File: config.mk
export PLATFORM = sky130hd
export DESIGN_NAME = top
export DESIGN_NICKNAME = top
export VERILOG_FILES = /design/flow/design.v
export SDC_FILE = /design/flow/constraint.sdc
export NUM_CORES = 4
export LEC_CHECK = 0
export CAP_MARGIN = 15
export CELL_PAD_IN_SITES_GLOBAL_PLACEMENT = 3
export CORE_MARGIN = 2
export CORE_UTILIZATION = 24
export GPL_TIMING_DRIVEN = 0
export HOLD_SLACK_MARGIN = 0.23
export MIN_ROUTING_LAYER = met2
export PLACE_DENSITY_LB_ADDON = 0.26
export SETUP_SLACK_MARGIN = -0.42
export SLEW_MARGIN = 0
File: constraint.sdc
create_clock -name core_clock -period 5.37 [get_ports {clk}]
set_input_delay 1.0740 -clock core_clock [delete_from_list [all_inputs] [get_ports {clk}]]
set_output_delay 1.0740 -clock core_clock [all_outputs]
set_load 0.01 [all_outputs]
File: design.v
module debounc_1 (
	clk,
	n_rst,
	din,
	dout
);
parameter T_20MS = 15'd20_000;  
input clk;
input n_rst;
input din;
output dout;
reg [14:0] cnt;
wire cnt_restart;
reg din_d1;
always @(posedge clk or negedge n_rst)
	if(!n_rst) begin
		din_d1 <= 1'b0;
	end
	else begin
		din_d1 <= din;
	end
assign cnt_restart = (din != din_d1)? 1'b1 : 1'b0;
always @(posedge clk or negedge n_rst)
	if(!n_rst) begin
		cnt <= 15'h0000;
	end
	else begin
		cnt <= (cnt_restart == 1'b1)? T_20MS :
			   (cnt > 15'h0000)? cnt - 15'h0001 : cnt;
	end
reg dout_rdy;
always @(posedge clk or negedge n_rst)
	if(!n_rst) begin
		dout_rdy <= 1'b0;
	end
	else begin
		dout_rdy <= ((cnt == 15'h0000) && (cnt_restart == 1'b0))? din : dout_rdy;
	end	
assign dout = dout_rdy;
endmodule
module debounc_2 (
	clk,
	n_rst,
	din,
	dout
);
parameter T_20MS = 15'd20_000;  
input clk;
input n_rst;
input din;
output dout;
reg [14:0] cnt;
wire cnt_restart;
reg din_d1;
always @(posedge clk or negedge n_rst)
	if(!n_rst) begin
		din_d1 <= 1'b0;
	end
	else begin
		din_d1 <= din;
	end
assign cnt_restart = (din != din_d1)? 1'b1 : 1'b0;
always @(posedge clk or negedge n_rst)
	if(!n_rst) begin
		cnt <= 15'h0000;
	end
	else begin
		 cnt <= ((cnt_restart == 1'b1) && (cnt == 15'h0000))? T_20MS :
            (cnt > 15'h0000)? cnt - 15'h0001 : cnt;
	end
reg dout_rdy;
always @(posedge clk or negedge n_rst)
   if(!n_rst) begin
      dout_rdy <= 1'b0;
   end
   else begin
      dout_rdy <= (cnt == T_20MS)? din_d1 : dout_rdy;
   end   assign dout = dout_rdy;
endmodule
module debounc_3 (
	clk,
	n_rst,
	din,
	dout
);
parameter T_20MS = 15'd20_000;  
input clk;
input n_rst;
input din;
output dout;
reg [14:0] cnt;
wire cnt_restart;
reg din_d1;
always @(posedge clk or negedge n_rst)
	if(!n_rst) begin
		din_d1 <= 1'b0;
	end
	else begin
		din_d1 <= din;
	end
assign cnt_restart = (din != din_d1)? 1'b1 : 1'b0;
always @(posedge clk or negedge n_rst)
	if(!n_rst) begin
		cnt <= 15'h0000;
	end
	else begin
		 cnt <= ((cnt_restart == 1'b1) && (cnt == 15'h0000))? T_20MS :
            (cnt > 15'h0000)? cnt - 15'h0001 : cnt;
	end
reg dout_rdy;
always @(posedge clk or negedge n_rst)
	if(!n_rst) begin
		dout_rdy <= 1'b0;
	end
	else begin
		dout_rdy <= ((cnt == 15'h0000) && (cnt_restart == 1'b0))? din : dout_rdy;
	end	
assign dout = dout_rdy;
endmodule
module edge_det_p(
    clk,
    n_rst,
    b0,
    b0_on
);
input clk;
input n_rst;
input b0;
output b0_on;
reg b0_d1;
reg b0_d2;
wire b0_on;
always @(posedge clk or negedge n_rst)  
if(!n_rst) begin
    b0_d1 <= 1'b0;
    b0_d2 <= 1'b0;
end
else begin
    b0_d1 <= b0;
    b0_d2 <= b0_d1;
end
assign b0_on = (b0_d1 && !b0_d2) ? 1'b1 : 1'b0;  
endmodule
module led(
  clk,
  n_rst,
  din,
  dout
  );
input clk;
input n_rst;
input din;
output reg dout;
parameter T_1S = 20'd1_000_000; 
reg [19:0] counter; 
reg din_prev; 
always @(posedge clk or negedge n_rst) begin
  if (!n_rst) begin
    counter <= 0;
    dout <= 0;
    din_prev <= 0;
  end 
  else begin
    if (din != din_prev) begin
      counter <= 0;  
      dout <= 1;  
    end 
    else if (counter >= T_1S) begin
      dout <= 0;
      counter <= counter;  
    end 
    else begin
      counter <= counter + 1;  
    end
    din_prev <= din;  
  end
end
endmodule
module doorlock_hdl(
  clk,
  n_rst,
  bt,
  btstar,
  led
);
input clk;
input n_rst;
input [9:0] bt;
input btstar;
output led;
parameter S_IDLE = 3'h0;
parameter S_FIRST = 3'h1;
parameter S_SEC = 3'h2;
parameter S_LAST = 3'h3;
parameter S_OPEN = 3'h4;
parameter S_FAKE = 3'h5;
wire bt_any;
reg [2:0] c_state, n_state;
always @(posedge clk or negedge n_rst)
  if(!n_rst) begin
    c_state <= S_IDLE;
  end
  else begin
    c_state <= n_state;
  end
assign bt_any = (bt == 10'h000)? 1'b0 : 1'b1;
always @(c_state or bt or btstar or bt_any)
  case (c_state)
    S_IDLE : begin
      n_state = (bt[1] == 1'b1)? S_FIRST : c_state;
    end
    S_FIRST : begin
      n_state = (bt[2] == 1'b1)? S_SEC : ((btstar == 1'b1) || (bt_any == 1'b1))? S_IDLE : c_state;
    end
    S_SEC : begin
      n_state = (bt[7] == 1'b1)? S_LAST : (btstar == 1'b1) ? S_IDLE : (bt_any == 1'b1) ? S_FAKE : c_state;
    end
    S_LAST : begin
      n_state = (btstar == 1'b1)? S_OPEN : (bt[7] == 1'b1) ? c_state : (bt_any == 1'b1)? S_FAKE : c_state;
    end
    S_OPEN : begin
      n_state = S_IDLE;
    end
    S_FAKE : begin
      n_state = (bt[7] == 1'b1) ? S_LAST : (btstar == 1'b1) ? S_IDLE : c_state;
    end
    default : begin
      n_state = S_IDLE;
    end
  endcase
assign led = (c_state == S_OPEN)? 1'b1 : 1'b0;
endmodule
module bd_if(
  clk,
  n_rst,
  bt_i,
  btstar_i,
  led_i,
  bt_o,
  btstar_o,
  led_o
  );
parameter T_1S = 20'd1_000_000;
parameter T_20MS = 15'd20_000;
input clk;
input n_rst;
input [9:0] bt_i;
input btstar_i;
input led_i;
output [9:0] bt_o;
output btstar_o;
output led_o;
wire [9:0] dwire;
debounc_1 #(.T_20MS(T_20MS)) u_debounc0(
  .clk(clk),
  .n_rst(n_rst),
  .din(bt_i[0]),
  .dout(dwire[0])
);
edge_det_p u_edgedet_p0 (
  .clk(clk),
  .n_rst(n_rst),
  .b0(dwire[0]),
  .b0_on(bt_o[0])
  );
debounc_1 #(.T_20MS(T_20MS)) u_debounc1(
  .clk(clk),
  .n_rst(n_rst),
  .din(bt_i[1]),
  .dout(dwire[1])
);
edge_det_p u_edgedet_p1 (
  .clk(clk),
  .n_rst(n_rst),
  .b0(dwire[1]),
  .b0_on(bt_o[1])
  );
debounc_2 #(.T_20MS(T_20MS)) u_debounc2(
  .clk(clk),
  .n_rst(n_rst),
  .din(bt_i[2]),
  .dout(dwire[2])
);
edge_det_p u_edgedet_p2 (
  .clk(clk),
  .n_rst(n_rst),
  .b0(dwire[2]),
  .b0_on(bt_o[2])
  );
debounc_2 #(.T_20MS(T_20MS)) u_debounc3(
  .clk(clk),
  .n_rst(n_rst),
  .din(bt_i[3]),
  .dout(dwire[3])
);
edge_det_p u_edgedet_p3 (
  .clk(clk),
  .n_rst(n_rst),
  .b0(dwire[3]),
  .b0_on(bt_o[3])
  );
debounc_2 #(.T_20MS(T_20MS)) u_debounc4(
  .clk(clk),
  .n_rst(n_rst),
  .din(bt_i[4]),
  .dout(dwire[4])
);
edge_det_p u_edgedet_p4 (
  .clk(clk),
  .n_rst(n_rst),
  .b0(dwire[4]),
  .b0_on(bt_o[4])
  );
debounc_2 #(.T_20MS(T_20MS)) u_debounc5(
  .clk(clk),
  .n_rst(n_rst),
  .din(bt_i[5]),
  .dout(dwire[5])
);
edge_det_p u_edgedet_p5 (
  .clk(clk),
  .n_rst(n_rst),
  .b0(dwire[5]),
  .b0_on(bt_o[5])
  );
debounc_3 #(.T_20MS(T_20MS)) u_debounc6(
  .clk(clk),
  .n_rst(n_rst),
  .din(bt_i[6]),
  .dout(dwire[6])
);
edge_det_p u_edgedet_p6 (
  .clk(clk),
  .n_rst(n_rst),
  .b0(dwire[6]),
  .b0_on(bt_o[6])
  );
debounc_3 #(.T_20MS(T_20MS)) u_debounc7(
  .clk(clk),
  .n_rst(n_rst),
  .din(bt_i[7]),
  .dout(dwire[7])
);
edge_det_p u_edgedet_p7(
  .clk(clk),
  .n_rst(n_rst),
  .b0(dwire[7]),
  .b0_on(bt_o[7])
  );
debounc_3 #(.T_20MS(T_20MS)) u_debounc8(
  .clk(clk),
  .n_rst(n_rst),
  .din(bt_i[8]),
  .dout(dwire[8])
);
edge_det_p u_edgedet_p8 (
  .clk(clk),
  .n_rst(n_rst),
  .b0(dwire[8]),
  .b0_on(bt_o[8])
  );
debounc_3 #(.T_20MS(T_20MS)) u_debounc9(
  .clk(clk),
  .n_rst(n_rst),
  .din(bt_i[9]),
  .dout(dwire[9])
);
edge_det_p u_edgedet_p9 (
  .clk(clk),
  .n_rst(n_rst),
  .b0(dwire[9]),
  .b0_on(bt_o[9])
  );
edge_det_p u_edgedet_pstar (
  .clk(clk),
  .n_rst(n_rst),
  .b0(~btstar_i),
  .b0_on(btstar_o)
  );
led #(.T_1S(T_1S)) u_led(
  .clk(clk),
  .n_rst(n_rst),
  .din(led_i),
  .dout(led_o)
);
endmodule
module top(
	clk,
	n_rst,
	bt,
	btstar,
	led
);
parameter T_1S = 20'd1_000_000;  
parameter T_20MS = 15'd20_000;  
input clk;
input n_rst;
input [9:0] bt;
input btstar;
output led;
wire [9:0] bt_w;
wire btstar_w;
wire led_w;
bd_if #(
	.T_1S(T_1S),
	.T_20MS(T_20MS)
) u_bd_if(
    .clk(clk),
    .n_rst(n_rst),
    .bt_i(bt),
    .btstar_i(btstar),
    .led_i(led_w),
    .bt_o(bt_w),
    .btstar_o(btstar_w),
    .led_o(led)
);
doorlock_hdl u_doorlock(
    .clk(clk),
    .n_rst(n_rst),
    .bt(bt_w),
    .btstar(btstar_w),
    .led(led_w)
);
endmodule
File: run.sh
#!/bin/bash
# the make line also repeats each setting of config.mk as NAME=value (left out here)
make -C /OpenROAD-flow-scripts/flow DESIGN_CONFIG=/design/flow/config.mk WORK_HOME=/design/flow/orfs CLKGATE_MAP_FILE= finish
==> metrics.cfg, run 1 <==
[clocking]
clk_pin_slew_worst_paths_ps = 60
postCtsSetupBuffers = 0
cts-htree-levels = 1
cts_resized = 0
cts_tree = built
clkSinkCount = 220
cts_root_buffer = clkbuf_16
numCtsBuffers = 29
clock_latency_ps = 570
cts_hold_buf = 0
cts_max_path_buffers = 3

[floorplan]
die-area_mm2 = 0.0449
core_mm2 = 0.0429
fp_util_pct = 24.2
std_cell_rows = 76
fp.dieH_um = 212
io_pins = 14
die_w_um = 212

[synthesis]
ys_sh_aoi_pct = 10.3
area_leaders = dfrtp_1 (53%), xnor2_1 (4.6%), nor2_1 (4.1%), nand2_1 (3.3%), xor2_1 (3.1%)
netlist_logic_family_top = simple AND/OR/NAND/NOR gates
syn-num-nets = 1061
top_area_cell = dfrtp_1
synth_cells = 1032
top_cell = dfrtp_1
yosysChipArea_mm2 = 0.0104
synth-simple-area-share_pct = 22.8
syn_area_per_cell_um2 = 10.0
ys_cells = 1032
top_cells_by_count = dfrtp_1 (219), nor2_1 (113), nand2_1 (92)
synth_cell_types = 60
ys_sh_xor_pct = 7.69
synth_top_flop_cell = dfrtp_1
mux_share_pct = 2.03
yosys_warnings = 6
syn-cell-area_mm2 = 0.0104
synth-seq-area-share_pct = 53.1
synth-edff-count = 0
ys.flops = 220
synthArstFlopShare_pct = 100
synth.cellmix.adderShare_pct = 1.93
top_area_share_pct = 52.9

[final_layout]
utilization_pct = 28.8
fin_nets = 1109
areaGrowthSynthToFinish_pct = 19.0

[timing]
skew_ps = 13.7
period_used_pct = 52.4
relSlewSlack_pct = 35.1
fin_crit_ps = 2810
finalSetupTns_ps = 0
worstMarginPinSlew_ps = 964
finalHoldViolCount = 0
setup_viol = 0
max_freq_mhz = 356
grt_setup_unrepaired = no
slew_violations = 0

[critical_path]
slowest_delay_ps = 770
worstSetupPathType = reg -> reg
crit_chain = inv_1, ha_1, nor4b_1, nand2_1, nor4_2, nor4_1, xor2_1
worstSetupEndpointType = flip-flop
cp_num_cells = 7
cp_top_family = simple AND/OR/NAND/NOR gates
rr_startpoint = u_bd_if.u_debounc3.cnt[0]
path_buffers = 1
r2r_end = u_bd_if.u_debounc3.cnt[3]
worst-r2r-cell-count = 7
critPathLaunch = u_bd_if.u_debounc3.cnt[0]
slowest_stage = nor4b_1
crit_fanout = 9
endpoint = u_bd_if.u_debounc3.cnt[3]
worstSetupStartpointType = flip-flop
cp.required_ps = 5800
cp.arrival_ps = 3240
ff2ff_setup_slack_ps = 2560

[min_path]
hold_path.class = reg -> reg
min_from = u_bd_if.u_edgedet_p1.b0_d1
holdPathEnd = u_bd_if.u_edgedet_p1.b0_d2
hold_depth = 0

[placement]
portBuffers = 13
dp_hpwl_mm = 14.9
gp_congestion = 0.696

[pwr]
p_per_area_mw_per_mm2 = 351
power_frac_comb_pct = 7.6
sw_frac_of_total_pct = 25.4
p_seq_share_pct = 43.9
p_comb_uw = 329
switching_power_uw = 1100
pwr-share-clk_pct = 48.5
power.leakage_uw = 0.00503
ir_drop_v = 0.000235
clk-power_uw = 2100
maxPowerGroup = clock
seq-power_uw = 1900
p_int_uw = 3230

[global_routing]
grt_max_degree = 83
antenna_found_initial = 0
overflow = 0
grt_pass1_wl_mm = 39.5
grt_pass1_vias = 11991
grtUsageTotal_pct = 16.1

[route]
drc = 0
drtAntennaViolNets = 0
via_per_inst = 6.32
avgRoutedWirePerCell_um = 13.8
drt_wl_total_mm = 23.2
diodes = 0
drt_iter0_drc = 787
dr.pass1.iters = 44
vias = 10672

[flow_run]
warning_count = 32
maxCapViolCount = 0

[run_status]
status = complete, no violations

## through the flow
stage          total power, uW  std cells  hold WS, ps  instance area (um^2)  worst slack, ps
3_3_place_gp              2260       1630          354                 11200            -7370
3_5_place_dp              2260       1632          362                 11300             2560
4_1_cts                   4410       1686          375                 12300             2610
5_1_grt                   4570       1688          388                 12300             2130
6_report                  4330       1688          370                 12300             2560
2_1_floorplan             2130       1032          347                 10400             2930
## final cells by class
| cell class | instances | area, um^2 |
|---|---|---|
| clock inverter | 14 | 204 |
| inverter | 48 | 180 |
| sequential | 220 | 5510 |
| fill | 4536 | 30500 |
| buffer | 9 | 37.5 |
| multi-input combinational | 755 | 4640 |
| tap | 585 | 732 |
| clock buffer | 40 | 837 |
| timing repair buffer | 17 | 200 |
## metal layers
metal  vias up  track usage (%)  wire (um)  part of all wire (%)
met5         -            0.556         23                 0.099
met4         2             2.87        796                   3.4
met3        96             23.4       9710                    42
met2      2752             18.2      12700                    55
met1      4057                -          0                     0
li1       3765                -          -                     -
==> inputs of run 2 (changes only) <==
Settings changed: ABC_AREA from default to 1, CELL_PAD_IN_SITES_DETAIL_PLACEMENT from default to 1, CELL_PAD_IN_SITES_GLOBAL_PLACEMENT 3 to 1, CORE_ASPECT_RATIO from default to 0.57, CORE_MARGIN 2 to 8, CTS_CLUSTER_DIAMETER from default to 400, GPL_ROUTABILITY_DRIVEN from default to 0, GPL_TIMING_DRIVEN 0 to 1, HOLD_SLACK_MARGIN 0.23 to -0.02, MAX_ROUTING_LAYER from default to met4, MIN_ROUTING_LAYER met2 to met1, SETUP_SLACK_MARGIN -0.42 to 0.07, TNS_END_PERCENT from default to 55.
Clock period 5.37 ns to 5.14 ns, I/O delays scaled along.
==> metrics.cfg, run 2 <==
[run_status]
status = complete, no violations  ; unchanged

[synthesis]
syn-num-nets = 1613  ; was 1,061
ys_sh_aoi_pct = 5.07  ; was 10.3%
netlist_logic_family_top = simple AND/OR/NAND/NOR gates  ; unchanged
mux_share_pct = 0  ; was 2.03%
synth-simple-area-share_pct = 35.1  ; was 22.8%
top_cells_by_count = nand2_1 (388), nor2_1 (260), inv_1 (230)  ; was dfrtp_1 (219), nor2_1 (113), nand2_1 (92)
synth-edff-count = 0  ; unchanged
synth_cell_types = 49  ; was 60
yosys_warnings = 6  ; unchanged
yosysChipArea_mm2 = 0.0119  ; was 0.0104 mm^2
ys_sh_xor_pct = 3.95  ; was 7.69%
synth_top_flop_cell = dfrtp_1  ; unchanged
ys.flops = 220  ; unchanged
area_leaders = dfrtp_1 (46%), nand2_1 (12%), nor2_1 (8.2%), inv_1 (7.2%), nand3_1 (5.7%)  ; was dfrtp_1 (53%), xnor2_1 (4.6%), nor2_1 (4.1%), nand2_1 (3.3%), xor2_1 (3.1%)
synth_cells = 1584  ; was 1,032
top_area_share_pct = 45.9  ; was 52.9%
synth.cellmix.adderShare_pct = 1.68  ; was 1.93%
ys_cells = 1584  ; was 1,032
top_area_cell = dfrtp_1  ; unchanged
synth-seq-area-share_pct = 46.1  ; was 53.1%
synthArstFlopShare_pct = 100  ; unchanged
top_cell = nand2_1  ; was dfrtp_1
syn-cell-area_mm2 = 0.0119  ; was 0.0104 mm^2
syn_area_per_cell_um2 = 7.54  ; was 10.0 um^2

[clocking]
cts-htree-levels = 1  ; unchanged
cts_root_buffer = clkbuf_16  ; unchanged
postCtsSetupBuffers = 0  ; unchanged
cts_tree = built  ; unchanged
clkSinkCount = 220  ; unchanged
cts_max_path_buffers = 3  ; unchanged
numCtsBuffers = 25  ; was 29
clock_latency_ps = 530  ; was 570 ps
cts_resized = 0  ; unchanged
cts_hold_buf = 0  ; unchanged
clk_pin_slew_worst_paths_ps = 60  ; about the same

[timing]
max_freq_mhz = 391
period_used_pct = 49.7  ; was 52.4%
slew_violations = 0  ; unchanged
fin_crit_ps = 2560
finalHoldViolCount = 0  ; unchanged
finalSetupTns_ps = 0  ; unchanged
relSlewSlack_pct = 34.1  ; was 35.1%
grt_setup_unrepaired = no  ; unchanged
skew_ps = 8.92  ; was 13.7 ps
setup_viol = 0  ; unchanged
worstMarginPinSlew_ps = 988  ; was 964 ps

[pwr]
power.total_uw = 3750  ; was 4330 uW
sw_frac_of_total_pct = 24.9  ; was 25.4%
clk-power_uw = 1750  ; was 2100 uW
p_per_area_mw_per_mm2 = 274  ; was 351 mW/mm^2
p_int_uw = 2820  ; was 3230 uW
seq-power_uw = 1790  ; was 1900 uW
switching_power_uw = 932  ; was 1100 uW
p_comb_uw = 212  ; was 329 uW
pwr-share-clk_pct = 46.6  ; was 48.5%
ir_drop_v = 0.000192  ; was 0.000235 V
p_seq_share_pct = 47.8  ; was 43.9%
power.leakage_uw = 0.00645  ; was 0.00503 uW
maxPowerGroup = sequential cells  ; was clock
power_frac_comb_pct = 5.7  ; was 7.6%

[critical_path]
critPathLaunch = bt[1]  ; was u_bd_if.u_debounc3.cnt[0]
cp_num_cells = 7  ; unchanged
cp.required_ps = 5550  ; was 5800 ps
path_buffers = 3  ; was 1
slowest_delay_ps = 690  ; was 770 ps
worstSetupEndpointType = flip-flop  ; unchanged
worstSetupStartpointType = input pin  ; was flip-flop
ff2ff_setup_slack_ps = 3120  ; was 2560 ps
r2r_end = u_bd_if.u_debounc5.dout_rdy  ; was u_bd_if.u_debounc3.cnt[3]
rr_startpoint = u_bd_if.u_debounc5.cnt[0]  ; was u_bd_if.u_debounc3.cnt[0]
endpoint = u_bd_if.u_debounc1.cnt[13]  ; was u_bd_if.u_debounc3.cnt[3]
slowest_stage = or2_0  ; was nor4b_1
worstSetupPathType = in -> reg  ; was reg -> reg
worst-r2r-cell-count = 7  ; unchanged
cpMostUsedCell = inv_1
crit_fanout = 14  ; was 9
cp.arrival_ps = 2960  ; was 3240 ps
cp_top_family = simple AND/OR/NAND/NOR gates  ; unchanged
crit_chain = clkdlybuf4s50_1, nand2_1, inv_1, or2_0, nand3_2, inv_1, nor2_1  ; was inv_1, ha_1, nor4b_1, nand2_1, nor4_2, nor4_1, xor2_1

[min_path]
hold_depth = 0  ; unchanged
holdPathEnd = u_bd_if.u_edgedet_p2.b0_d2  ; was u_bd_if.u_edgedet_p1.b0_d2
hold_path.class = reg -> reg  ; unchanged
min_from = u_bd_if.u_edgedet_p2.b0_d1  ; was u_bd_if.u_edgedet_p1.b0_d1

[route]
vias = 10032  ; was 10.7k
drtAntennaViolNets = 0  ; unchanged
drt_iter0_drc = 500  ; was 787
avgRoutedWirePerCell_um = 13.9  ; was 13.8 um
via_per_inst = 4.37  ; was 6.32
drt_wl_total_mm = 31.8  ; was 23.2 mm
drc = 0  ; unchanged
diodes = 0  ; unchanged
dr.pass1.iters = 5  ; was 44

[floorplan]
core_mm2 = 0.0489  ; was 0.0429 mm^2
die_w_um = 311  ; was 212 um
fp.dieH_um = 184  ; was 212 um
std_cell_rows = 61  ; was 76
die-area_mm2 = 0.0574  ; was 0.0449 mm^2
io_pins = 14  ; unchanged
fp_util_pct = 24.4  ; was 24.2%

[flow_run]
maxCapViolCount = 0  ; unchanged
warning_count = 34  ; was 32

[final_layout]
fin_nets = 1647  ; was 1,109
fill_cells = 5919  ; was 4,536
areaGrowthSynthToFinish_pct = 14.4  ; was 19.0%
final_cells = 2296  ; was 1,688

[placement]
dp_hpwl_mm = 24.0  ; was 14.9 mm
portBuffers = 13  ; unchanged
placed_cells = 2252  ; was 1,632

[global_routing]
grt_max_degree = 120  ; was 83
grtUsageTotal_pct = 11.6  ; was 16.1%
overflow = 0  ; unchanged
grt_pass1_wl_mm = 54.6  ; was 39.5 mm
antenna_found_initial = 0  ; unchanged
grt_pass1_vias = 10274  ; was 12.0k

[run 2: final cells by class]
| class | instances | area [um^2] | share of cell area, % |
|---|---|---|---|
| tap | 661 | 827 | 6.06 |
| multi-input combinational | 1115 | 5470 | 40.1 |
| inverter | 240 | 902 | 6.60 |
| timing repair buffer | 16 | 170 | 1.25 |
| sequential | 220 | 5510 | 40.3 |
| clock inverter | 11 | 93.8 | 0.687 |
| clock buffer | 33 | 686 | 5.02 |
[run 2: routing by layer]
layer,vias up,routed length (um),track usage [%]
met1,4836,18500,18.1
met2,78,11900,15.2
met3,36,937,1.86
met4,0,534,2.00
li1,5082,-,-
met5,-,0,-
[run 2: through the flow]
stage | hold slack, ps | worst slack (ps) | util, % | instance area [um^2]
3_5_place_dp | 366 | 2010 | 26.3 | 12900
2_1_floorplan | 354 | 3270 | - | 11900
5_1_grt | 385 | 2420 | 27.9 | 13700
3_3_place_gp | 358 | 2010 | 26.3 | 12900
6_report | 369 | 2580 | 27.9 | 13700
4_1_cts | 379 | 2570 | 27.9 | 13700
==> inputs of run 3 (changes only) <==
Settings changed: ABC_AREA 1 to default, CAP_MARGIN 15 to 20, CELL_PAD_IN_SITES_DETAIL_PLACEMENT 1 to default, CELL_PAD_IN_SITES_GLOBAL_PLACEMENT 1 to default, CORE_ASPECT_RATIO 0.57 to default, CORE_MARGIN 8 to 2, CORE_UTILIZATION 24 to 40, CTS_CLUSTER_DIAMETER 400 to default, GPL_ROUTABILITY_DRIVEN 0 to default, GPL_TIMING_DRIVEN 1 to default, HOLD_SLACK_MARGIN -0.02 to default, MIN_ROUTING_LAYER met1 to default, PLACE_DENSITY_LB_ADDON 0.26 to default, SETUP_SLACK_MARGIN 0.07 to default, SLEW_MARGIN 0 to 20, TNS_END_PERCENT 55 to default.
Clock period 5.14 ns to 2.33 ns, I/O delays scaled along.
==> metrics.cfg, run 3 <==
[run_status]
status = finished with violations  ; was complete, no violations
so_faults = negative setup slack

[route]
drt_wl_total_mm = 19.5  ; was 31.8 mm
dr_wl_met3_um = 541  ; was 937 um
met1Wirelength_mm = 9.76  ; was 18.5 mm
routed.top_layer = met4  ; unchanged
drtAntennaViolNets = 0  ; unchanged
diodes = 0  ; unchanged
drt_iter0_drc = 428  ; was 500
dr.pass1.iters = 4  ; was 5
avgRoutedWirePerCell_um = 13.1  ; was 13.9 um
vias = 7735  ; was 10.0k
via_per_inst = 5.21  ; was 4.37
met2_length_mm = 8.74  ; was 11.9 mm
drc = 0  ; unchanged

[pwr]
clk-power_uw = 4270  ; was 1750 uW
power.leakage_uw = 0.00530  ; was 0.00645 uW
p_seq_share_pct = 46.3  ; was 47.8%
power_frac_comb_pct = 8.5  ; was 5.7%
seq-power_uw = 4370  ; was 1790 uW
p_int_uw = 7120  ; was 2820 uW
ir_drop_v = 0.000589  ; was 0.000192 V
p_comb_uw = 802  ; was 212 uW
p_per_area_mw_per_mm2 = 759  ; was 274 mW/mm^2
power.total_uw = 9440  ; was 3750 uW
sw_frac_of_total_pct = 24.6  ; was 24.9%
switching_power_uw = 2320  ; was 932 uW
maxPowerGroup = sequential cells  ; unchanged
pwr-share-clk_pct = 45.2  ; was 46.6%

[synthesis]
syn-cell-area_mm2 = 0.0104  ; was 0.0119 mm^2
syn_area_per_cell_um2 = 10.0  ; was 7.54 um^2
synth_top_flop_cell = dfrtp_1  ; unchanged
synth_cell_types = 60  ; was 49
top_cell = dfrtp_1  ; was nand2_1
area_leaders = dfrtp_1 (53%), xnor2_1 (4.6%), nor2_1 (4.1%), nand2_1 (3.3%), xor2_1 (3.1%)  ; was dfrtp_1 (46%), nand2_1 (12%), nor2_1 (8.2%), inv_1 (7.2%), nand3_1 (5.7%)
top_cells_by_count = dfrtp_1 (219), nor2_1 (113), nand2_1 (92)  ; was nand2_1 (388), nor2_1 (260), inv_1 (230)
ys_sh_xor_pct = 7.69  ; was 3.95%
synth-seq-area-share_pct = 53.1  ; was 46.1%
synth.cellmix.adderShare_pct = 1.93  ; was 1.68%
yosysChipArea_mm2 = 0.0104  ; was 0.0119 mm^2
synth-simple-area-share_pct = 22.8  ; was 35.1%
mux_share_pct = 2.03  ; was 0%
top_area_cell = dfrtp_1  ; unchanged
ys_sh_aoi_pct = 10.3  ; was 5.07%
ys_cells = 1032  ; was 1,584
synth_cells = 1032  ; was 1,584
netlist_logic_family_top = simple AND/OR/NAND/NOR gates  ; unchanged
syn-num-nets = 1061  ; was 1,613
yosys_warnings = 6  ; unchanged
ys.flops = 220  ; unchanged
synthArstFlopShare_pct = 100  ; unchanged
top_area_share_pct = 52.9  ; was 45.9%
synth-edff-count = 0  ; unchanged

[global_routing]
grt_max_degree = 64  ; was 120
grt_pass1_wl_mm = 34.3  ; was 54.6 mm
grt_pass1_vias = 7487  ; was 10.3k
grtUsageTotal_pct = 15.3  ; was 11.6%
overflow = 0  ; unchanged
antenna_found_initial = 0  ; unchanged

[critical_path]
cp_top_family = simple AND/OR/NAND/NOR gates  ; unchanged
worstSetupPathType = reg -> reg  ; was in -> reg
critPathLaunch = u_bd_if.u_debounc4.cnt[1]  ; was bt[1]
slowest_delay_ps = 470  ; was 690 ps
cp.required_ps = 2790  ; was 5550 ps
crit_fanout = 5  ; was 14
path_buffers = 1  ; was 3
worstSetupEndpointType = flip-flop  ; unchanged
r2r_end = u_bd_if.u_debounc4.cnt[5]  ; was u_bd_if.u_debounc5.dout_rdy
slowest_stage = or4_4  ; was or2_0
rr_startpoint = u_bd_if.u_debounc4.cnt[1]  ; was u_bd_if.u_debounc5.cnt[0]
crit_chain = inv_1, ha_2, or4b_4, or4_4, or4_4, a211oi_2, a21o_1  ; was clkdlybuf4s50_1, nand2_1, inv_1, or2_0, nand3_2, inv_1, nor2_1
worstSetupStartpointType = flip-flop  ; was input pin
ff2ff_setup_slack_ps = -20  ; was 3120 ps
worst-r2r-cell-count = 7  ; unchanged
endpoint = u_bd_if.u_debounc4.cnt[5]  ; was u_bd_if.u_debounc1.cnt[13]
cpMostUsedCell = or4_4  ; was inv_1
cp_num_cells = 7  ; unchanged
cp.arrival_ps = 2810  ; was 2960 ps

[clocking]
cts_tree = built  ; unchanged
cts_max_path_buffers = 3  ; unchanged
clkSinkCount = 220  ; unchanged
clock_latency_ps = 520  ; was 530 ps
cts-htree-levels = 1  ; unchanged
cts_root_buffer = clkbuf_16  ; unchanged
clk_pin_slew_worst_paths_ps = 60  ; about the same
numCtsBuffers = 26  ; was 25

[timing]
slew_violations = 0  ; unchanged
grt_setup_unrepaired = yes  ; was no
fin_crit_ps = 2350
relSlewSlack_pct = 57.7  ; was 34.1%
finalSetupTns_ps = -21.5  ; was 0 ps
finalHoldViolCount = 0  ; unchanged
max_freq_mhz = 425
setup_ws_ps = -21.5  ; was 2580 ps
setup_viol = 1  ; was 0
skew_ps = 6.93  ; was 8.92 ps
period_used_pct = 101  ; was 49.7%
worstMarginPinSlew_ps = 628  ; was 988 ps

[final_layout]
final_cells = 1485  ; was 2,296
fin_nets = 1164  ; was 1,647
fill_cells = 2260  ; was 5,919
comb_area_mm2 = 0.00470  ; was 0.00547 mm^2
final-seq-area_mm2 = 0.00551  ; unchanged
areaGrowthSynthToFinish_pct = 20.0  ; was 14.4%

[min_path]
hold_path.class = reg -> reg  ; unchanged
holdPathEnd = u_bd_if.u_edgedet_p1.b0_d2  ; was u_bd_if.u_edgedet_p2.b0_d2
hold_depth = 0  ; unchanged
min_from = u_bd_if.u_edgedet_p1.b0_d1  ; was u_bd_if.u_edgedet_p2.b0_d1

[flow_run]
warning_count = 35  ; was 34
maxCapViolCount = 0  ; unchanged

[placement]
dpl_worst_slack_ps = -38.1  ; was 2010 ps
dp_hpwl_mm = 13.2  ; was 24.0 mm
gp_congestion = 0.847
portBuffers = 13  ; unchanged
placed_cells = 1432  ; was 2,252

[floorplan]
die-area_mm2 = 0.0272  ; was 0.0574 mm^2
io_pins = 14  ; unchanged
std_cell_rows = 58  ; was 61
die_w_um = 165  ; was 311 um
core_mm2 = 0.0253  ; was 0.0489 mm^2
fp.dieH_um = 165  ; was 184 um
fp_util_pct = 40.9  ; was 24.4%

==> run 3: final cells by class <==
| type | count | share of cell area, % |
|---|---|---|
| Inverter | 48 | 1.45 |
| Multi-Input combinational cell | 755 | 37.8 |
| Tap cell | 330 | 3.32 |
| Sequential cell | 220 | 44.3 |
| Clock buffer | 34 | 5.97 |
| Timing Repair Buffer | 84 | 5.70 |
| Clock inverter | 14 | 1.48 |
==> run 3: per-layer routing <==
metal / vias up / global-route usage [%]
li1: 3923 / -
met1: 3685 / 21.4
met2: 92 / 23.4
met3: 35 / 2.08
met4: 0 / 4.43
met5: - / -
==> run 3: timing repair <==
item	CTS	global route
gates resized	4	6
endpoints found under the setup margin	8	20
pin swaps	1	2
hold buffers	1	0
endpoints found under the hold margin	57	0
setup buffers	2	2
==> run 3: through the flow <==
stage	area (um^2)	hold slack, ps	util (%)
floorplan	10400	170	-
global placement	11400	351	45.1
detailed placement	11400	356	45.1
CTS	12400	369	48.9
global route	12400	385	49.1
finish	12400	371	49.1
==> inputs of run 4 (changes only) <==
Settings changed: CELL_PAD_IN_SITES_DETAIL_PLACEMENT from default to 1, CORE_UTILIZATION 40 to 53, CTS_CLUSTER_DIAMETER from default to 55, MAX_ROUTING_LAYER met4 to default, PLACE_DENSITY from default to 0.48, SETUP_SLACK_MARGIN from default to 0.3, TNS_END_PERCENT from default to 90.
Clock period 2.33 ns to 4.16 ns, I/O delays scaled along.
==> metrics.cfg, run 4 <==
[clocking]
cts-htree-levels = 1  ; unchanged
cts_root_buffer = clkbuf_16  ; unchanged
clk_pin_slew_worst_paths_ps = 60  ; about the same
cts_hold_buf = 0  ; was 1
cts_resized = 0  ; was 4
cts_max_path_buffers = 3  ; unchanged
clock_latency_ps = 520  ; about the same
clkSinkCount = 220  ; unchanged
cts_tree = built  ; unchanged
numCtsBuffers = 27  ; was 26
postCtsSetupBuffers = 0  ; was 2

[floorplan]
std_cell_rows = 51  ; was 58
io_pins = 14  ; unchanged
die-area_mm2 = 0.0207  ; was 0.0272 mm^2
core_mm2 = 0.0193  ; was 0.0253 mm^2
fp.dieH_um = 144  ; was 165 um
die_w_um = 144  ; was 165 um
fp_util_pct = 53.6  ; was 40.9%

[timing]
period_used_pct = 69.5  ; was 101%
skew_ps = 8.15  ; was 6.93 ps
slew_violations = 0  ; unchanged
setup_ws_ps = 1270  ; was -21.5 ps
finalHoldViolCount = 0  ; unchanged
finalSetupTns_ps = 0  ; was -21.5 ps
fin_crit_ps = 2890  ; was 2350 ps
grt_setup_unrepaired = no  ; was yes
setup_viol = 0  ; was 1
worstMarginPinSlew_ps = 961  ; was 628 ps
relSlewSlack_pct = 35.3  ; was 57.7%
max_freq_mhz = 346  ; was 425 MHz

[synthesis]
yosysChipArea_mm2 = 0.0104  ; unchanged
mux_share_pct = 2.03  ; unchanged
top_cell = dfrtp_1  ; unchanged
top_area_share_pct = 52.9  ; unchanged
syn-cell-area_mm2 = 0.0104  ; unchanged
ys_sh_xor_pct = 7.69  ; unchanged
yosys_warnings = 6  ; unchanged
synthArstFlopShare_pct = 100  ; unchanged
synth-edff-count = 0  ; unchanged
ys_sh_aoi_pct = 10.3  ; unchanged
ys_cells = 1032  ; unchanged
ys.flops = 220  ; unchanged
top_cells_by_count = dfrtp_1 (219), nor2_1 (113), nand2_1 (92)  ; unchanged
top_area_cell = dfrtp_1  ; unchanged
syn-num-nets = 1061  ; unchanged
synth.cellmix.adderShare_pct = 1.93  ; unchanged
synth_top_flop_cell = dfrtp_1  ; unchanged
netlist_logic_family_top = simple AND/OR/NAND/NOR gates  ; unchanged
synth-seq-area-share_pct = 53.1  ; unchanged
synth_cells = 1032  ; unchanged
synth_cell_types = 60  ; unchanged
synth-simple-area-share_pct = 22.8  ; unchanged
syn_area_per_cell_um2 = 10.0  ; unchanged
area_leaders = dfrtp_1 (53%), xnor2_1 (4.6%), nor2_1 (4.1%), nand2_1 (3.3%), xor2_1 (3.1%)  ; unchanged

[placement]
dpl_worst_slack_ps = 1310  ; was -38.1 ps
dp_hpwl_mm = 15.0  ; was 13.2 mm
gp_congestion = 0.772  ; was 0.847
placed_cells = 1306  ; was 1,432
portBuffers = 13  ; unchanged

[pwr]
p_per_area_mw_per_mm2 = 445  ; was 759 mW/mm^2
power.total_uw = 5230  ; was 9440 uW
pwr-share-clk_pct = 44.7  ; was 45.2%
power.leakage_uw = 0.00494  ; was 0.00530 uW
switching_power_uw = 1340  ; was 2320 uW
p_seq_share_pct = 47.0  ; was 46.3%
seq-power_uw = 2460  ; was 4370 uW
p_int_uw = 3890  ; was 7120 uW
p_comb_uw = 432  ; was 802 uW
maxPowerGroup = sequential cells  ; unchanged
power_frac_comb_pct = 8.3  ; was 8.5%
sw_frac_of_total_pct = 25.5  ; was 24.6%
clk-power_uw = 2340  ; was 4270 uW
ir_drop_v = 0.000322  ; was 0.000589 V

[run_status]
status = complete, no violations  ; was finished with violations

[critical_path]
worstSetupPathType = reg -> reg  ; unchanged
crit_chain = inv_1, ha_1, or4b_2, or2_2, nor4_4, nor2_1, mux2_2  ; was inv_1, ha_2, or4b_4, or4_4, or4_4, a211oi_2, a21o_1
cp_num_cells = 7  ; unchanged
rr_startpoint = u_bd_if.u_debounc2.cnt[0]  ; was u_bd_if.u_debounc4.cnt[1]
critPathLaunch = u_bd_if.u_debounc2.cnt[0]  ; was u_bd_if.u_debounc4.cnt[1]
cp.required_ps = 4560  ; was 2790 ps
path_buffers = 1  ; unchanged
slowest_stage = nor4_4  ; was or4_4
endpoint = u_bd_if.u_debounc2.cnt[2]  ; was u_bd_if.u_debounc4.cnt[5]
worst-r2r-cell-count = 7  ; unchanged
slowest_delay_ps = 690  ; was 470 ps
ff2ff_setup_slack_ps = 1270  ; was -20 ps
crit_fanout = 15  ; was 5
worstSetupStartpointType = flip-flop  ; unchanged
cp.arrival_ps = 3290  ; was 2810 ps
cp_top_family = simple AND/OR/NAND/NOR gates  ; unchanged
r2r_end = u_bd_if.u_debounc2.cnt[2]  ; was u_bd_if.u_debounc4.cnt[5]
worstSetupEndpointType = flip-flop  ; unchanged

[final_layout]
areaGrowthSynthToFinish_pct = 13.3  ; was 20.0%
final_cells = 1352  ; was 1,485
fill_cells = 2133  ; was 2,260
comb_area_mm2 = 0.00464  ; was 0.00470 mm^2
utilization_pct = 60.8  ; was 49.1%
fin_nets = 1099  ; was 1,164
final-seq-area_mm2 = 0.00551  ; unchanged

[route]
dr.pass1.iters = 7  ; was 4
drc = 0  ; unchanged
avgRoutedWirePerCell_um = 17.3  ; was 13.1 um
via_per_inst = 5.82  ; was 5.21
drt_wl_total_mm = 23.4  ; was 19.5 mm
vias = 7865  ; was 7,735
drt_iter0_drc = 284  ; was 428
drtAntennaViolNets = 0  ; unchanged
diodes = 0  ; unchanged

[global_routing]
grt_pass1_wl_mm = 40.3  ; was 34.3 mm
overflow = 0  ; unchanged
antenna_found_initial = 0  ; unchanged
grt_max_degree = 99  ; was 64
grtUsageTotal_pct = 23.6  ; was 15.3%
grt_pass1_vias = 8267  ; was 7,487

[flow_run]
maxCapViolCount = 0  ; unchanged
warning_count = 34  ; was 35

[min_path]
hold_path.class = in -> async  ; was reg -> reg

[run 4: per-layer routing]
metal | vias up | routed length, um | GRT usage [%]
met3 | 30 | 561 | 3.20
met4 | 0 | 437 | 5.62
met5 | - | 0 | 0
li1 | 3782 | - | -
met1 | 3951 | 10700 | 32.0
met2 | 102 | 11700 | 40.6
[run 4: final cells by class]
cell class	count	share of cell area, %
repair buffers	18	1.68
clock inverters	8	0.884
clock buffers	38	6.70
multi-input cells	755	39.5
flip-flops and latches	220	46.9
well taps	265	2.82
inverters	48	1.53
[run 4: metrics by stage]
step	cell area [um^2]	hold WS, ps
4_1_cts	11700	363
6_report	11700	324
2_1_floorplan	10400	347
5_1_grt	11700	379
3_3_place_gp	10900	350
3_5_place_dp	10900	368
==> inputs of run 5 (changes only) <==
Settings changed: CELL_PAD_IN_SITES_DETAIL_PLACEMENT 1 to default, CORE_UTILIZATION 53 to 40, CTS_CLUSTER_DIAMETER 55 to default, PLACE_DENSITY 0.48 to default, SETUP_SLACK_MARGIN 0.3 to -0.18, TNS_END_PERCENT 90 to default.
Clock period 4.16 ns to 3.44 ns, I/O delays scaled along.
==> metrics.cfg, run 5 <==
[synthesis]
synth-simple-area-share_pct = 22.8  ; unchanged
ys_cells = 1032  ; unchanged
ys.flops = 220  ; unchanged
synth-edff-count = 0  ; unchanged
ys_sh_aoi_pct = 10.3  ; unchanged
ys_sh_xor_pct = 7.69  ; unchanged
syn_area_per_cell_um2 = 10.0  ; unchanged
top_area_share_pct = 52.9  ; unchanged
synth.cellmix.adderShare_pct = 1.93  ; unchanged
top_area_cell = dfrtp_1  ; unchanged
netlist_logic_family_top = simple AND/OR/NAND/NOR gates  ; unchanged
area_leaders = dfrtp_1 (53%), xnor2_1 (4.6%), nor2_1 (4.1%), nand2_1 (3.3%), xor2_1 (3.1%)  ; unchanged
top_cells_by_count = dfrtp_1 (219), nor2_1 (113), nand2_1 (92)  ; unchanged
synthArstFlopShare_pct = 100  ; unchanged
yosys_warnings = 6  ; unchanged
syn-cell-area_mm2 = 0.0104  ; unchanged
yosysChipArea_mm2 = 0.0104  ; unchanged
synth_cell_types = 60  ; unchanged
syn-num-nets = 1061  ; unchanged
mux_share_pct = 2.03  ; unchanged
synth_top_flop_cell = dfrtp_1  ; unchanged
synth_cells = 1032  ; unchanged
synth-seq-area-share_pct = 53.1  ; unchanged
top_cell = dfrtp_1  ; unchanged

[critical_path]
cp.arrival_ps = 3200  ; was 3290 ps
r2r_end = u_bd_if.u_debounc2.cnt[2]  ; unchanged
cp_num_cells = 7  ; unchanged
worstSetupStartpointType = flip-flop  ; unchanged
rr_startpoint = u_bd_if.u_debounc2.cnt[0]  ; unchanged
worst-r2r-cell-count = 7  ; unchanged
crit_fanout = 15  ; unchanged
path_buffers = 1  ; unchanged
critPathLaunch = u_bd_if.u_debounc2.cnt[0]  ; unchanged
slowest_delay_ps = 660  ; was 690 ps
crit_chain = inv_1, ha_1, or4b_2, or2_2, nor4_4, nor2_1, mux2_2  ; unchanged
cp.required_ps = 3840  ; was 4560 ps
endpoint = u_bd_if.u_debounc2.cnt[2]  ; unchanged
worstSetupPathType = reg -> reg  ; unchanged
worstSetupEndpointType = flip-flop  ; unchanged
ff2ff_setup_slack_ps = 640  ; was 1270 ps
cp_top_family = simple AND/OR/NAND/NOR gates  ; unchanged
slowest_stage = nor4_4  ; unchanged

[clocking]
numCtsBuffers = 25  ; was 27
cts_root_buffer = clkbuf_16  ; unchanged
postCtsSetupBuffers = 0  ; unchanged
clkSinkCount = 220  ; unchanged
cts-htree-levels = 1  ; unchanged
clk_pin_slew_worst_paths_ps = 60  ; about the same
cts_resized = 0  ; unchanged
cts_tree = built  ; unchanged
cts_max_path_buffers = 3  ; unchanged
cts_hold_buf = 0  ; unchanged
clock_latency_ps = 520  ; about the same

[timing]
relSlewSlack_pct = 37.9  ; was 35.3%
finalHoldViolCount = 0  ; unchanged
max_freq_mhz = 357  ; was 346 MHz
grt_setup_unrepaired = no  ; unchanged
skew_ps = 11.9  ; was 8.15 ps
setup_viol = 0  ; unchanged
slew_violations = 0  ; unchanged
fin_crit_ps = 2800  ; was 2890 ps
finalSetupTns_ps = 0  ; unchanged
worstMarginPinSlew_ps = 929  ; was 961 ps
period_used_pct = 81.4  ; was 69.5%
worst_hold_slack_ps = 210  ; was 324 ps

[pwr]
pwr-share-clk_pct = 44.5  ; was 44.7%
maxPowerGroup = sequential cells  ; unchanged
p_per_area_mw_per_mm2 = 526  ; was 445 mW/mm^2
switching_power_uw = 1530  ; was 1340 uW
clk-power_uw = 2770  ; was 2340 uW
ir_drop_v = 0.000410  ; was 0.000322 V
p_int_uw = 4700  ; was 3890 uW
power.leakage_uw = 0.00496  ; was 0.00494 uW
sw_frac_of_total_pct = 24.5  ; was 25.5%
power.total_uw = 6230  ; was 5230 uW
p_seq_share_pct = 47.5  ; was 47.0%
p_comb_uw = 500  ; was 432 uW
seq-power_uw = 2960  ; was 2460 uW
power_frac_comb_pct = 8.0  ; was 8.3%

[global_routing]
grtUsageTotal_pct = 14.9  ; was 23.6%
grt_pass1_wl_mm = 34.1  ; was 40.3 mm
grt_max_degree = 107  ; was 99
antenna_found_initial = 0  ; unchanged
grt_pass1_vias = 7256  ; was 8,267
overflow = 0  ; unchanged

[run_status]
status = complete, no violations  ; unchanged

[route]
via_per_inst = 5.31  ; was 5.82
avgRoutedWirePerCell_um = 13.4  ; was 17.3 um
drc = 0  ; unchanged
dr.pass1.iters = 4  ; was 7
diodes = 0  ; unchanged
drtAntennaViolNets = 0  ; unchanged
drt_iter0_drc = 421  ; was 284
vias = 7555  ; was 7,865
drt_wl_total_mm = 19.1  ; was 23.4 mm

[floorplan]
std_cell_rows = 58  ; was 51
fp_util_pct = 40.9  ; was 53.6%
io_pins = 14  ; unchanged
die-area_mm2 = 0.0272  ; was 0.0207 mm^2
fp.dieH_um = 165  ; was 144 um
die_w_um = 165  ; was 144 um
core_mm2 = 0.0253  ; was 0.0193 mm^2

[final_layout]
fin_nets = 1104  ; was 1,099
final_cells = 1424  ; was 1,352
fill_cells = 2294  ; was 2,133
areaGrowthSynthToFinish_pct = 14.3  ; was 13.3%

[min_path]
hold_path.class = in -> async  ; unchanged

[placement]
gp_congestion = 0.818  ; was 0.772
portBuffers = 13  ; unchanged
dp_hpwl_mm = 12.8  ; was 15.0 mm
placed_cells = 1378  ; was 1,306

[flow_run]
warning_count = 34  ; unchanged
maxCapViolCount = 0  ; unchanged

run 5: layout make-up:
type | count | area, um^2 | share of cell area, %
Tap cell | 330 | 413 | 3.49
Multi-Input combinational cell | 755 | 4640 | 39.2
Clock inverter | 12 | 168 | 1.42
Clock buffer | 34 | 699 | 5.90
Sequential cell | 220 | 5510 | 46.5
Inverter | 48 | 180 | 1.52
Timing Repair Buffer | 25 | 238 | 2.01
run 5: metrics by stage:
step | util [%] | setup WS (ps) | instance area [um^2]
after CTS | 46.8 | 643 | 11800
after global routing | 46.8 | 451 | 11800
after floorplan | - | 997 | 10400
final | 46.8 | 640 | 11800
after global placement | 43.3 | 682 | 11000
after detailed placement | 43.3 | 641 | 11000
run 5: per-layer routing:
metal | track usage, % | vias to the layer above | part of all wire (%)
met2 | 23.9 | 87 | 45
li1 | - | 3809 | -
met4 | 3.75 | 0 | 1.9
met3 | 2.44 | 26 | 3.0
met5 | 0 | - | 0
met1 | 21.1 | 3633 | 50
==> inputs of run 6 (changes only) <==
Settings changed: ABC_AREA from default to 1, CELL_PAD_IN_SITES_GLOBAL_PLACEMENT from default to 0, CORE_ASPECT_RATIO from default to 1.09, CORE_UTILIZATION 40 to 37, MAX_ROUTING_LAYER from default to met5, SETUP_SLACK_MARGIN -0.18 to 0.27, TNS_END_PERCENT from default to 20.
Clock period 3.44 ns to 4.97 ns, I/O delays scaled along.
==> metrics.cfg, run 6 <==
[run_status]
status = complete, no violations  ; unchanged

[critical_path]
ff2ff_setup_slack_ps = 3180  ; was 640 ps
path_buffers = 1  ; unchanged
r2r_end = u_bd_if.u_debounc2.cnt[8]  ; was u_bd_if.u_debounc2.cnt[2]
cp_num_cells = 1  ; was 7
slowest_delay_ps = 540  ; was 660 ps
rr_startpoint = u_bd_if.u_debounc2.cnt[0]  ; unchanged
worst-r2r-cell-count = 7  ; unchanged
endpoint = led  ; was u_bd_if.u_debounc2.cnt[2]
cp_top_family = buffers and inverters  ; was simple AND/OR/NAND/NOR gates
worstSetupEndpointType = primary output  ; was flip-flop
cp.required_ps = 3980  ; was 3840 ps
cp.arrival_ps = 1410  ; was 3200 ps
crit_fanout = 2  ; was 15
critPathLaunch = u_bd_if.u_led.dout  ; was u_bd_if.u_debounc2.cnt[0]
worstSetupStartpointType = flip-flop  ; unchanged
worstSetupPathType = reg -> out  ; was reg -> reg
crit_chain = clkdlybuf4s50_1  ; was inv_1, ha_1, or4b_2, or2_2, nor4_4, nor2_1, mux2_2
slowest_stage = clkdlybuf4s50_1  ; was nor4_4

[timing]
grt_setup_unrepaired = no  ; unchanged
setup_viol = 0  ; unchanged
slew_violations = 0  ; unchanged
skew_ps = 11.2  ; was 11.9 ps
finalHoldViolCount = 0  ; unchanged
relSlewSlack_pct = 42.0  ; was 37.9%
finalSetupTns_ps = 0  ; unchanged
period_used_pct = 48.3  ; was 81.4%
max_freq_mhz = 417
worstMarginPinSlew_ps = 871  ; was 929 ps
fin_crit_ps = 2400

[route]
via_per_inst = 4.68  ; was 5.31
drc = 0  ; unchanged
avgRoutedWirePerCell_um = 11.4  ; was 13.4 um
drtAntennaViolNets = 0  ; unchanged
drt_wl_total_mm = 23.5  ; was 19.1 mm
drt_iter0_drc = 519  ; was 421
vias = 9645  ; was 7,555
diodes = 0  ; unchanged
dr.pass1.iters = 5  ; was 4

[pwr]
p_int_uw = 3210  ; was 4700 uW
switching_power_uw = 948  ; was 1530 uW
clk-power_uw = 2100  ; was 2770 uW
maxPowerGroup = clock  ; was sequential cells
power.leakage_uw = 0.00655  ; was 0.00496 uW
p_seq_share_pct = 44.5  ; was 47.5%
seq-power_uw = 1850  ; was 2960 uW
p_per_area_mw_per_mm2 = 307  ; was 526 mW/mm^2
power_frac_comb_pct = 4.9  ; was 8.0%
p_comb_uw = 206  ; was 500 uW
ir_drop_v = 0.000290  ; was 0.000410 V
pwr-share-clk_pct = 50.5  ; was 44.5%
sw_frac_of_total_pct = 22.8  ; was 24.5%

[flow_run]
maxCapViolCount = 0  ; unchanged
warning_count = 34  ; unchanged

[min_path]
hold_path.class = reg -> reg  ; was in -> async
holdPathEnd = u_bd_if.u_edgedet_p1.b0_d2
min_from = u_bd_if.u_edgedet_p1.b0_d1
hold_depth = 0

[placement]
portBuffers = 13  ; unchanged
gp_congestion = 0.877  ; was 0.818
dp_hpwl_mm = 17.0  ; was 12.8 mm

[clocking]
cts_resized = 0  ; unchanged
cts_max_path_buffers = 3  ; unchanged
clk_pin_slew_worst_paths_ps = 60  ; about the same
cts_hold_buf = 0  ; unchanged
clock_latency_ps = 530  ; was 520 ps
cts_tree = built  ; unchanged
cts_root_buffer = clkbuf_16  ; unchanged
cts-htree-levels = 1  ; unchanged
clkSinkCount = 220  ; unchanged
numCtsBuffers = 27  ; was 25
postCtsSetupBuffers = 0  ; unchanged

[synthesis]
ys_cells = 1584  ; was 1,032
syn-cell-area_mm2 = 0.0119  ; was 0.0104 mm^2
synth.cellmix.adderShare_pct = 1.68  ; was 1.93%
synth_top_flop_cell = dfrtp_1  ; unchanged
area_leaders = dfrtp_1 (46%), nand2_1 (12%), nor2_1 (8.2%), inv_1 (7.2%), nand3_1 (5.7%)  ; was dfrtp_1 (53%), xnor2_1 (4.6%), nor2_1 (4.1%), nand2_1 (3.3%), xor2_1 (3.1%)
top_area_cell = dfrtp_1  ; unchanged
mux_share_pct = 0  ; was 2.03%
synth-simple-area-share_pct = 35.1  ; was 22.8%
synth_cells = 1584  ; was 1,032
ys.flops = 220  ; unchanged
synth_cell_types = 49  ; was 60
top_cell = nand2_1  ; was dfrtp_1
top_cells_by_count = nand2_1 (388), nor2_1 (260), inv_1 (230)  ; was dfrtp_1 (219), nor2_1 (113), nand2_1 (92)
ys_sh_xor_pct = 3.95  ; was 7.69%
syn_area_per_cell_um2 = 7.54  ; was 10.0 um^2
synthArstFlopShare_pct = 100  ; unchanged
netlist_logic_family_top = simple AND/OR/NAND/NOR gates  ; unchanged
top_area_share_pct = 45.9  ; was 52.9%
yosys_warnings = 6  ; unchanged
syn-num-nets = 1613  ; was 1,061
ys_sh_aoi_pct = 5.07  ; was 10.3%
yosysChipArea_mm2 = 0.0119  ; was 0.0104 mm^2
synth-edff-count = 0  ; unchanged
synth-seq-area-share_pct = 46.1  ; was 53.1%

[global_routing]
busiest_layer = met2  ; unchanged
met2_usage_pct = 26.0  ; was 23.9%
grtUsageTotal_pct = 14.7  ; was 14.9%
grt.met1_usage_pct = 19.0  ; was 21.1%
overflow = 0  ; unchanged
grt_pass1_wl_mm = 42.4  ; was 34.1 mm
grt_max_degree = 111  ; was 107
grtUsageMet3_pct = 2.27  ; was 2.44%
antenna_found_initial = 0  ; unchanged
grt_pass1_vias = 9443  ; was 7,256

[final_layout]
areaGrowthSynthToFinish_pct = 13.4  ; was 14.3%
fin_nets = 1650  ; was 1,104
utilization_pct = 42.7  ; was 46.8%
fill_cells = 3153  ; was 2,294

[floorplan]
fp_util_pct = 37.6  ; was 40.9%
io_pins = 14  ; unchanged
die-area_mm2 = 0.0337  ; was 0.0272 mm^2
fp.dieH_um = 192  ; was 165 um
die_w_um = 176  ; was 165 um
core_mm2 = 0.0317  ; was 0.0253 mm^2
std_cell_rows = 68  ; was 58

## run 6: per-layer routing
metal | vias to the layer above | routed length (um)
li1 | 5081 | -
met1 | 4436 | 11200
met2 | 94 | 11200
met3 | 34 | 714
met4 | 0 | 419
met5 | - | 0
## run 6: final cells by class
cell class	count	area, um^2	area share [%]
flip-flops and latches	220	5510	40.7
clock buffers	32	734	5.42
clock inverters	17	236	1.75
multi-input cells	1115	5470	40.4
repair buffers	17	165	1.22
inverters	240	902	6.66
well taps	420	526	3.88
## run 6: through the flow
stage	std cells	power [uW]	area, um^2	worst slack [ps]	hold WS (ps)
global placement	2012	2090	12600	2000	358
detailed placement	2012	2090	12600	2000	360
global route	2061	4340	13500	2400	378
floorplan	1584	2010	11900	3130	354
CTS	2061	4240	13500	2530	371
finish	2061	4160	13500	2570	368
==> inputs of run 7 (changes only) <==
Settings changed: CAP_MARGIN 20 to 40, CELL_PAD_IN_SITES_GLOBAL_PLACEMENT 0 to default, CORE_ASPECT_RATIO 1.09 to default, CORE_UTILIZATION 37 to 72, CTS_CLUSTER_DIAMETER from default to 54, CTS_CLUSTER_SIZE from default to 99, MAX_ROUTING_LAYER met5 to default, PLACE_DENSITY_LB_ADDON from default to 0.2, SETUP_SLACK_MARGIN 0.27 to 0.42, TNS_END_PERCENT 20 to default.
Clock period 4.97 ns to 1.91 ns, I/O delays scaled along.
==> metrics.cfg, run 7 <==
[timing]
worst_hold_slack_ps = 309  ; was 368 ps
setup_ws_ps = 211  ; was 2570 ps
relSlewSlack_pct = 57.3  ; was 42.0%
skew_ps = 18.3  ; was 11.2 ps
fin_crit_ps = 1700
finalSetupTns_ps = 0  ; unchanged
slew_violations = 0  ; unchanged
grt_setup_unrepaired = yes  ; was no
setup_viol = 0  ; unchanged
worstMarginPinSlew_ps = 639  ; was 871 ps
finalHoldViolCount = 0  ; unchanged
max_freq_mhz = 589
period_used_pct = 88.9  ; was 48.3%

[clocking]
cts-htree-levels = 1  ; unchanged
clkSinkCount = 220  ; unchanged
clk_pin_slew_worst_paths_ps = 70  ; was 60 ps
clock_latency_ps = 530  ; about the same
numCtsBuffers = 23  ; was 27
cts_tree = built  ; unchanged
cts_root_buffer = clkbuf_16  ; unchanged
cts_max_path_buffers = 3  ; unchanged

[floorplan]
io_pins = 14  ; unchanged
fp_util_pct = 72.8  ; was 37.6%
fp.dieH_um = 133  ; was 192 um
die_w_um = 133  ; was 176 um
core_mm2 = 0.0164  ; was 0.0317 mm^2
die-area_mm2 = 0.0176  ; was 0.0337 mm^2
std_cell_rows = 47  ; was 68

[synthesis]
netlist_logic_family_top = simple AND/OR/NAND/NOR gates  ; unchanged
ys_sh_aoi_pct = 5.07  ; unchanged
syn_area_per_cell_um2 = 7.54  ; unchanged
synthArstFlopShare_pct = 100  ; unchanged
top_cell = nand2_1  ; unchanged
ys_sh_xor_pct = 3.95  ; unchanged
ys.flops = 220  ; unchanged
top_area_share_pct = 45.9  ; unchanged
area_leaders = dfrtp_1 (46%), nand2_1 (12%), nor2_1 (8.2%), inv_1 (7.2%), nand3_1 (5.7%)  ; unchanged
mux_share_pct = 0  ; unchanged
syn-cell-area_mm2 = 0.0119  ; unchanged
synth-edff-count = 0  ; unchanged
synth_cells = 1584  ; unchanged
synth-seq-area-share_pct = 46.1  ; unchanged
synth_top_flop_cell = dfrtp_1  ; unchanged
synth_cell_types = 49  ; unchanged
ys_cells = 1584  ; unchanged
yosys_warnings = 6  ; unchanged
top_cells_by_count = nand2_1 (388), nor2_1 (260), inv_1 (230)  ; unchanged
top_area_cell = dfrtp_1  ; unchanged
synth.cellmix.adderShare_pct = 1.68  ; unchanged
syn-num-nets = 1613  ; unchanged
yosysChipArea_mm2 = 0.0119  ; unchanged
synth-simple-area-share_pct = 35.1  ; unchanged

[global_routing]
grt_max_degree = 55  ; was 111
met2_usage_pct = 57.8  ; was 26.0%
grtUsageMet3_pct = 4.48  ; was 2.27%
grtUsageTotal_pct = 32.3  ; was 14.7%
busiest_layer = met2  ; unchanged
grt_pass1_wl_mm = 48.0  ; was 42.4 mm
overflow = 0  ; unchanged
grt_pass1_vias = 10645  ; was 9,443
antenna_found_initial = 0  ; unchanged
grt.met1_usage_pct = 40.5  ; was 19.0%

[pwr]
p_per_area_mw_per_mm2 = 710  ; was 307 mW/mm^2
clk-power_uw = 4790  ; was 2100 uW
ir_drop_v = 0.000765  ; was 0.000290 V
sw_frac_of_total_pct = 26.4  ; was 22.8%
maxPowerGroup = sequential cells  ; was clock
power.leakage_uw = 0.00690  ; was 0.00655 uW
p_int_uw = 7630  ; was 3210 uW
seq-power_uw = 4840  ; was 1850 uW
p_comb_uw = 732  ; was 206 uW
p_seq_share_pct = 46.7  ; was 44.5%
switching_power_uw = 2740  ; was 948 uW
power.total_uw = 10400  ; was 4160 uW
power_frac_comb_pct = 7.1  ; was 4.9%
pwr-share-clk_pct = 46.2  ; was 50.5%

[critical_path]
cp_num_cells = 8  ; was 1
worstSetupEndpointType = flip-flop  ; was primary output
crit_chain = nor2_4, nand2_1, nor2_2, nand3b_1, nand2_1, nand2_1, nand2_1, inv_1  ; was clkdlybuf4s50_1
worstSetupStartpointType = flip-flop  ; unchanged
cpMostUsedCell = nand2_1
rr_startpoint = u_bd_if.u_debounc3.cnt[4]  ; was u_bd_if.u_debounc2.cnt[0]
endpoint = u_bd_if.u_debounc3.cnt[13]  ; was led
worst-r2r-cell-count = 8  ; was 7
critPathLaunch = u_bd_if.u_debounc3.cnt[4]  ; was u_bd_if.u_led.dout
r2r_end = u_bd_if.u_debounc3.cnt[13]  ; was u_bd_if.u_debounc2.cnt[8]
cp.required_ps = 2320  ; was 3980 ps
slowest_stage = dfrtp_2  ; was clkdlybuf4s50_1
crit_fanout = 7  ; was 2
ff2ff_setup_slack_ps = 210  ; was 3180 ps
slowest_delay_ps = 440  ; was 540 ps
cp_top_family = simple AND/OR/NAND/NOR gates  ; was buffers and inverters
worstSetupPathType = reg -> reg  ; was reg -> out
path_buffers = 1  ; unchanged
cp.arrival_ps = 2110  ; was 1410 ps

[route]
diodes = 0  ; unchanged
drt_wl_total_mm = 35.0  ; was 23.5 mm
vias = 11882  ; was 9,645
avgRoutedWirePerCell_um = 18.2  ; was 11.4 um
drt_iter0_drc = 1338  ; was 519
via_per_inst = 6.18  ; was 4.68
drtAntennaViolNets = 0  ; unchanged
dr.pass1.iters = 8  ; was 5
drc = 0  ; unchanged

[run_status]
status = complete, no violations  ; unchanged

[placement]
dp_hpwl_mm = 17.7  ; was 17.0 mm
portBuffers = 13  ; unchanged
dpl_worst_slack_ps = 127  ; was 2000 ps
gp_congestion = 0.929  ; was 0.877

[final_layout]
utilization_pct = 89.0  ; was 42.7%
areaGrowthSynthToFinish_pct = 22.3  ; was 13.4%
fin_nets = 1715  ; was 1,650

[flow_run]
warning_count = 34  ; unchanged
maxCapViolCount = 0  ; unchanged

[min_path]
hold_path.class = in -> async  ; was reg -> reg

[run 7: cell type report]
cell class / count / area [um^2]
Multi-Input combinational cell: 1118 / 6360
Fill cell: 726 / 1810
Inverter: 240 / 911
Clock inverter: 15 / 210
Clock buffer: 26 / 597
Tap cell: 220 / 275
Timing Repair Buffer: 83 / 723
Sequential cell: 220 / 5520
[run 7: layer usage]
layer	wire, um	share of wire [%]
met1	12400	35
met2	17300	49
met3	2990	8.5
met4	2320	6.6
met5	0	0
[run 7: per-stage QoR]
step                      instances  cell area (um^2)
after CTS                      1885             13700
after detailed placement       1821             12400
after floorplan                1584             11900
after global routing           1922             14600
final                          1922             14600
after global placement         1821             12400
[run 7: repair_timing]
item / CTS / global route
pin swaps: 17 / 62
hold buffers: 1 / 0
setup buffers: 19 / 37
endpoints found under the setup margin: 134 / 159
gates resized: 74 / 218
cloned: 3 / 0
hold endpoints to repair: 25 / 0
Power is estimated from default activity; no workload was simulated.
